==> inputs of 10-10 <==
## reuleaux
module reuleaux(input logic clk, input logic rst_n, input logic [2:0] colour,
                input logic [7:0] centre_x, input logic [6:0] centre_y, input logic [7:0] diameter,
                input logic start, output logic done,
                output logic [7:0] vga_x, output logic [6:0] vga_y,
                output logic [2:0] vga_colour, output logic vga_plot);
make LEC_CHECK=0 CAP_MARGIN=20 CORE_MARGIN=4 CORE_UTILIZATION=18 GPL_TIMING_DRIVEN=1 MAX_ROUTING_LAYER=met4 PLACE_DENSITY_LB_ADDON=0.12 SETUP_SLACK_MARGIN=4.95 SLEW_MARGIN=40 finish   # period 24.5 ns
run.sh (not shown) runs the stock make flow with config.mk's settings and CLKGATE_MAP_FILE=.
==> 10-13 (differences from 10-10) <==
Settings changed: ABC_AREA from default to 1, CELL_PAD_IN_SITES_DETAIL_PLACEMENT from default to 1, CORE_MARGIN 4 to 3, CORE_UTILIZATION 18 to 65, GPL_TIMING_DRIVEN 1 to default, MAX_ROUTING_LAYER met4 to default, PLACE_DENSITY_LB_ADDON 0.12 to default, SETUP_SLACK_MARGIN 4.95 to default, SLEW_MARGIN 40 to 15.
==> flow/constraint.sdc (replaced) <==
create_clock -name core_clock -period 40.0 [get_ports {clk}]
set_input_delay 8.0000 -clock core_clock [delete_from_list [all_inputs] [get_ports {clk}]]
set_output_delay 8.0000 -clock core_clock [all_outputs]
set_load 0.01 [all_outputs]
==> 10-21 (differences from 10-10) <==
Settings changed: CORE_MARGIN 4 to 2, CORE_UTILIZATION 18 to 71, CTS_CLUSTER_SIZE from default to 50, GPL_TIMING_DRIVEN 1 to default, HOLD_SLACK_MARGIN from default to -0.09, MAX_ROUTING_LAYER met4 to default, PLACE_DENSITY_LB_ADDON 0.12 to default, SETUP_SLACK_MARGIN 4.95 to default, SLEW_MARGIN 40 to 20.
==> flow/constraint.sdc (replaced) <==
create_clock -name core_clock -period 32.7 [get_ports {clk}]
set_input_delay 6.5400 -clock core_clock [delete_from_list [all_inputs] [get_ports {clk}]]
set_output_delay 6.5400 -clock core_clock [all_outputs]
set_load 0.01 [all_outputs]
==> results <==
quantity	10-10	10-13	10-21
Post-cts hold-fix buffer tally	0	-	0
Number of nets at floorplan	5665	7384	5665
Sequential element share of the synthesized area	0.0230	0.0211	0.0230
Syn Inst Count	4946	6665	4946
Core Box Area	197000 sq um	58400 sq um	49900 sq um
Fraction of synthesized area in multiplexers	0.0183	0.000258	0.0183
Postcts setup bufs	116	-	60
Depth of the CTS H-tree	2	-	2
RD Place Congestion	0.902	1.04	1.13
Share of Yosys cell area claimed by the top area cell type	0.207	0.190	0.207
Status	finished with violations	stopped before the end	stopped before the end
Stage where the flow stopped	-	detailed placement	global routing
Reasons for failing layout checks	negative setup slack	-	-
Count of unique library cells instantiated by Yosys	134	77	134
Initial Util	0.181	0.666	0.715
Number of cells in Yosys stat	4946	6665	4946
Post-place setup slack	-6990 ps	-	-1610 ps
Number of buffers on the longest clock path	2	-	2
Die width	453 um	250 um	228 um
Number of cell rows	163	88	82
Post-synthesis xor/xnor area fraction	0.122	0.0753	0.122
Number of instances in the placed design	9106	-	6440

==> inputs of run B <==
Starting RTL as in the previous note.
## reuleaux
module reuleaux(input logic clk, input logic rst_n, input logic [2:0] colour,
                input logic [7:0] centre_x, input logic [6:0] centre_y, input logic [7:0] diameter,
                input logic start, output logic done,
                output logic [7:0] vga_x, output logic [6:0] vga_y,
                output logic [2:0] vga_colour, output logic vga_plot);
Settings: LEC_CHECK=0, ABC_AREA=1, CAP_MARGIN=20, CORE_MARGIN=2, CORE_UTILIZATION=72, CTS_CLUSTER_SIZE=97, PLACE_DENSITY=0.4, SLEW_MARGIN=20; clock period 12.9 ns.
==> run H (differences from run B) <==
--- a/flow/config.mk
+++ b/flow/config.mk
@@ -6,9 +6,6 @@
 export NUM_CORES = 4
 export LEC_CHECK = 0
-export ABC_AREA = 1
 export CAP_MARGIN = 20
 export CORE_MARGIN = 2
-export CORE_UTILIZATION = 72
-export CTS_CLUSTER_SIZE = 97
-export PLACE_DENSITY = 0.4
+export CORE_UTILIZATION = 18
 export SLEW_MARGIN = 20
==> flow/constraint.sdc (replaced) <==
create_clock -name core_clock -period 47.8 [get_ports {clk}]
set_input_delay 9.5600 -clock core_clock [delete_from_list [all_inputs] [get_ports {clk}]]
set_output_delay 9.5600 -clock core_clock [all_outputs]
set_load 0.01 [all_outputs]
==> run M (differences from run B) <==
--- a/flow/config.mk
+++ b/flow/config.mk
@@ -9,6 +9,7 @@
 export CAP_MARGIN = 20
 export CORE_MARGIN = 2
-export CORE_UTILIZATION = 72
-export CTS_CLUSTER_SIZE = 97
-export PLACE_DENSITY = 0.4
+export CORE_UTILIZATION = 70
+export CTS_CLUSTER_DIAMETER = 206
+export CTS_CLUSTER_SIZE = 98
+export PLACE_DENSITY = 0.37
 export SLEW_MARGIN = 20
==> flow/constraint.sdc (replaced) <==
create_clock -name core_clock -period 34.8 [get_ports {clk}]
set_input_delay 6.9600 -clock core_clock [delete_from_list [all_inputs] [get_ports {clk}]]
set_output_delay 6.9600 -clock core_clock [all_outputs]
set_load 0.01 [all_outputs]
==> run K (differences from run B) <==
--- a/flow/config.mk
+++ b/flow/config.mk
@@ -7,8 +7,10 @@
 export LEC_CHECK = 0
 export ABC_AREA = 1
-export CAP_MARGIN = 20
+export CAP_MARGIN = 0
+export CORE_ASPECT_RATIO = 0.5
 export CORE_MARGIN = 2
 export CORE_UTILIZATION = 72
-export CTS_CLUSTER_SIZE = 97
-export PLACE_DENSITY = 0.4
+export CTS_CLUSTER_DIAMETER = 216
+export CTS_CLUSTER_SIZE = 43
+export HOLD_SLACK_MARGIN = -0.09
 export SLEW_MARGIN = 20
==> flow/constraint.sdc (replaced) <==
create_clock -name core_clock -period 21.7 [get_ports {clk}]
set_input_delay 4.3400 -clock core_clock [delete_from_list [all_inputs] [get_ports {clk}]]
set_output_delay 4.3400 -clock core_clock [all_outputs]
set_load 0.01 [all_outputs]
==> out/qor.log <==
qor: run_status.run_status did not finish
qor: run_status.flow.stopped_at 4_1_cts
qor: run_status.error_message [ERROR DPL-0033] detailed placement checks failed during check placement.
qor: synth.syn_avg_cell_area 5.83 um^2
qor: die.core_area 0.0535 mm^2
qor: die.floorplan.die_area 0.0559 mm^2
qor: die.placementRows 60
qor: synth.yosysMostFrequentCell nand2_1
The numbers above come from run K.

==> out/qor.log <==
qor: die.placementRows 86
qor: worst_hold_path.hold_path.class register to register
qor: synth.yosysMostFrequentCell nand2_1
qor: die.core_area 0.0550 mm^2
qor: synth.syn_avg_cell_area 5.83 um^2
qor: run_status.run_status no timing/DRC/antenna violations
qor: cells_and_area.flop_area 821 um^2
qor: routing.via_count 44858
The numbers above come from run M.

==> out/qor.log <==
qor: place.post_dp_area 0.0392 mm^2
qor: die.placementRows 163
qor: die.floorplan.die_area 0.202 mm^2
qor: synth.yosysMostFrequentCell ha_1
qor: run_status.run_status no timing/DRC/antenna violations
qor: worst_setup_path.worst-r2r-cell-count 18
qor: cells_and_area.stdcell_area 0.0394 mm^2
qor: synth.syn_avg_cell_area 7.20 um^2
qor: routing.vias_per_cell 4.94
The numbers above come from run H.

==> out/qor.log <==
qor: die.placementRows 85
qor: run_status.flow.stopped_at 5_1_grt
qor: run_status.error_message [ERROR GRT-0116] Global routing finished with congestion. Check the congestion regions in the DRC Viewer.
qor: die.core_area 0.0536 mm^2
qor: synth.yosysMostFrequentCell nand2_1
qor: run_status.run_status did not finish
The numbers above come from run B.


==> harbor <==
Starting RTL as in the previous note.
clock: 21.7 ns
lec_check: 0
abc_area: 1
cap_margin: 0
core_aspect_ratio: 0.94
core_margin: 2
core_utilization: 71
cts_cluster_diameter: 216
cts_cluster_size: 43
max_routing_layer: met4
slew_margin: 20
==> umber: changes against harbor <==
==> flow/config.mk (replaced) <==
export PLATFORM = sky130hd
export DESIGN_NAME = reuleaux
export DESIGN_NICKNAME = reuleaux
export VERILOG_FILES = /design/flow/design.v
export SDC_FILE = /design/flow/constraint.sdc
export NUM_CORES = 4
export LEC_CHECK = 0
export CAP_MARGIN = 20
export CORE_MARGIN = 2
export CORE_UTILIZATION = 40
export SLEW_MARGIN = 20
==> flow/constraint.sdc (replaced) <==
create_clock -name core_clock -period 40.0 [get_ports {clk}]
set_input_delay 8.0000 -clock core_clock [delete_from_list [all_inputs] [get_ports {clk}]]
set_output_delay 8.0000 -clock core_clock [all_outputs]
set_load 0.01 [all_outputs]
==> ember: changes against harbor <==
==> flow/config.mk (replaced) <==
export PLATFORM = sky130hd
export DESIGN_NAME = reuleaux
export DESIGN_NICKNAME = reuleaux
export VERILOG_FILES = /design/flow/design.v
export SDC_FILE = /design/flow/constraint.sdc
export NUM_CORES = 4
export LEC_CHECK = 0
export CAP_MARGIN = 20
export CORE_MARGIN = 6
export CORE_UTILIZATION = 40
export GPL_ROUTABILITY_DRIVEN = 0
export SLEW_MARGIN = 20
==> flow/constraint.sdc (replaced) <==
create_clock -name core_clock -period 23.0 [get_ports {clk}]
set_input_delay 4.6000 -clock core_clock [delete_from_list [all_inputs] [get_ports {clk}]]
set_output_delay 4.6000 -clock core_clock [all_outputs]
set_load 0.01 [all_outputs]
==> summary of the runs <==
umber finished clean. ember finished but fails on setup timing. harbor ended with an error in clock tree synthesis, error DPL-0033.
Between umber and ember, the lower first-iteration DRC count is in umber (gap 12%, measured against ember).
Against umber, the routed wire length of ember is higher by about 17%.
In ember the register-to-register slack is lower than in umber, by 17 ns.
Between harbor and ember, the lower die size is in harbor (gap about 40%, measured against ember).
Of umber and ember, ember has the higher final area (gap about 27%, measured against ember).
In ember the clock skew is lower than in umber, by 0.0057 ns.
In sequential cell count, umber and ember do not differ.
Of umber and ember, umber has the higher setup slack (gap 6.5 ns).
Critical path depth: ember is higher than umber (4).

==> run R <==
reuleaux again, from the RTL that the note above started with.
export LEC_CHECK = 0
export ABC_AREA = 1
export CAP_MARGIN = 20
export CORE_MARGIN = 2
export CORE_UTILIZATION = 71
export CTS_CLUSTER_DIAMETER = 216
export CTS_CLUSTER_SIZE = 43
export SLEW_MARGIN = 20
create_clock -name core_clock -period 33.1 [get_ports {clk}]
==> run F (differences from run R) <==
Settings changed: CAP_MARGIN 20 to 0, CORE_ASPECT_RATIO set to 0.5, CORE_UTILIZATION 71 to 72, HOLD_SLACK_MARGIN set to 0.29.
==> flow/constraint.sdc (replaced) <==
create_clock -name core_clock -period 21.7 [get_ports {clk}]
set_input_delay 4.3400 -clock core_clock [delete_from_list [all_inputs] [get_ports {clk}]]
set_output_delay 4.3400 -clock core_clock [all_outputs]
set_load 0.01 [all_outputs]
==> git commit body <==
Record implementation results from latest flow run

- Status: no timing/DRC/antenna violations
* Class of the most critical hold timing path: reg -> reg
- The number of placed instances, taps included, is 7397.
- The total overflow left after global routing is 0.
- Counting the fill cells in the layout gives 4492.
- Number of buffers created by CTS: 5
- Worst Path Class, Setup: in -> out
- Fin. max-slew vios: 0
- Data on the critical path is required at its endpoint by 26.48 ns.
* Pin count of the biggest net entering global routing: 43
[end of results for run R]
==> git commit body <==
Record implementation results from latest flow run

* Cell Rows: 60
* Worst setup timing slack at the placement stage: -5.466 ns
- Dpl cells: 8650
- Status: did not finish
- Ao+oa area frac: 0.1468
- The flow halted during 4_1_cts.
- The tool reported: "[ERROR DPL-0033] detailed placement checks failed during check placement".
- Total core area: 53530 um^2
- Yosys reports the multiplexer fraction of the synthesized area as 0.0002577.
[end of results for run F]
